Setup of build 65:
==> flow/design.v (excerpt) <==
module CPU_6507(
	output [12:0] addr_bus,
	output reg [7:0] d_out,
	input [7:0] d_in,
	output reg wenb,
	input clk,
	input rstb,
	input rdy
);
reg [7:0] A;
reg [7:0] X;
reg [7:0] Y;
reg carry;
reg intr_disable;
reg overflow;
reg decimal;
reg [7:0] stack_ptr;
reg negative;
reg zero;
reg [15:0] PC;
reg [15:0] full_addr;
assign addr_bus = full_addr[12:0];
reg [7:0] addr_in_buff;
reg [7:0] I;
reg is_reset;
reg [3:0] phase;
wire [7:0] instr = phase == 1 ? d_in : I;
wire isNOP = instr == 8'hEA;
wire isLoadOrStore = instr[7:6] == 2'b10 && !isNOP && !(
		instr == 8'h90 ||
		instr == 8'hB0 ||
		instr[3:0] == 4'h8 ||
		instr[3:0] == 4'hA
	);
wire isLoad = isLoadOrStore && instr[5];
wire isStore = isLoadOrStore && !instr[5];
wire isJSR = instr == 8'h20;
wire isRTS = instr == 8'h60;
wire isRTI = instr == 8'h40;
wire isTransfer = instr == 8'h98 || instr == 8'hA8 || (instr[3:0] == 4'hA && instr[7:6] == 2'b10);
wire isBranch = instr[4:0] == 5'h10;
wire isJump = instr == 8'h4C || instr == 8'h6C;
wire isStack = ~instr[7] && instr[4:0] == 5'h08;
wire pull = instr[5];
  ...
clock: 7.79 ns
lec_check: 0
abc_area: 0
cap_margin: 20
cell_pad_in_sites_global_placement: 3
core_margin: 2
core_utilization: 43
cts_cluster_diameter: 227
cts_cluster_size: 98
max_routing_layer: met4
place_density: 0.39
setup_slack_margin: -0.34
slew_margin: 25
tns_end_percent: 65
run.sh (not shown) runs the stock make flow with config.mk's settings and CLKGATE_MAP_FILE=.
Flow for build 65 halted at 3_1_place_gp_skip_io, error code GPL-0301.
### build 65 -> build 16
Settings: clearing TNS_END_PERCENT, which used to be 65; clearing CTS_CLUSTER_SIZE, which used to be 98; swapping 43 for 16 in CORE_UTILIZATION; clearing MAX_ROUTING_LAYER, which used to be met4; clearing SETUP_SLACK_MARGIN, which used to be -0.34; clearing ABC_AREA, which used to be 0; clearing CELL_PAD_IN_SITES_GLOBAL_PLACEMENT, which used to be 3; clearing PLACE_DENSITY, which used to be 0.39; swapping 25 for 20 in SLEW_MARGIN; clearing CTS_CLUSTER_DIAMETER, which used to be 227; swapping 7.79 for 9.02 in the clock period (ns, I/O delays scaled along).
In summary, build 16 completed successfully, with a layout that passed the timing, design-rule and antenna checks.
In build 16, floorplan core area is higher than in build 65.
Relative to build 65, height of the die increased by about 60% in build 16.
As far as simple-gate portion of the synthesized area goes, build 16 and build 65 are indistinguishable; the numbers are identical.
Note that the number of core rows recorded for build 65 amounts to 0.60 times the value seen in build 16.
Relative to build 16, the following input files were edited for build 22:
Settings: SETUP_SLACK_MARGIN newly set to 1.95; CORE_UTILIZATION changed from 16 to 64; the clock period (ns, I/O delays scaled along) changed from 9.02 to 6.74.
[summary]
- Having completed the whole flow, build 22 delivered a layout that passed the timing, design-rule and antenna checks.
- Synthesized cell area came out exactly the same in build 22 and build 16.
- The run showing the greater detailed-router iteration count before antenna repair is build 22.
- Final total power | build 22 above build 16
- Summary of build 22 over build 16: wire length reported by the detailed router moved up; clock network fraction of total power moved down; combinational share of power moved up; largest net degree at the start of global routing moved down.
Setup changes, build 22 to build 24
Settings: SETUP_SLACK_MARGIN no longer set, was 1.95; CORE_UTILIZATION now 72, was 64; CTS_CLUSTER_DIAMETER now 95, previously not set; ABC_AREA now 1, previously not set; the clock period (ns, I/O delays scaled along) now 4.45, was 6.74.
[summary]
Build 24 | ERROR | 5_1_grt
When build 24 is set beside build 22, its post-cts sizing count turns out to be about 50% larger.
Synthesized cell count, build 22 and build 24: smaller value in build 22
Diff build 22 -> build 24 | placed cell area | increase of 1300 sq um
Delta (build 24 minus build 22): placement row count dropped 4, number of I/O port buffers barely changed.
Diff build 22 -> build 24: die outline width moved down, synthesized area moved down, area fraction in xor and xnor cells moved down.
Build 24 vs. build 22: share of synthesized cell area in full adder, half adder and majority cells went up by 0.26 points.
Re number of hold buffers added after cts: no difference whatsoever between build 22 and build 24.
Power figures rest on the tool's default switching activity, not on a simulated workload.
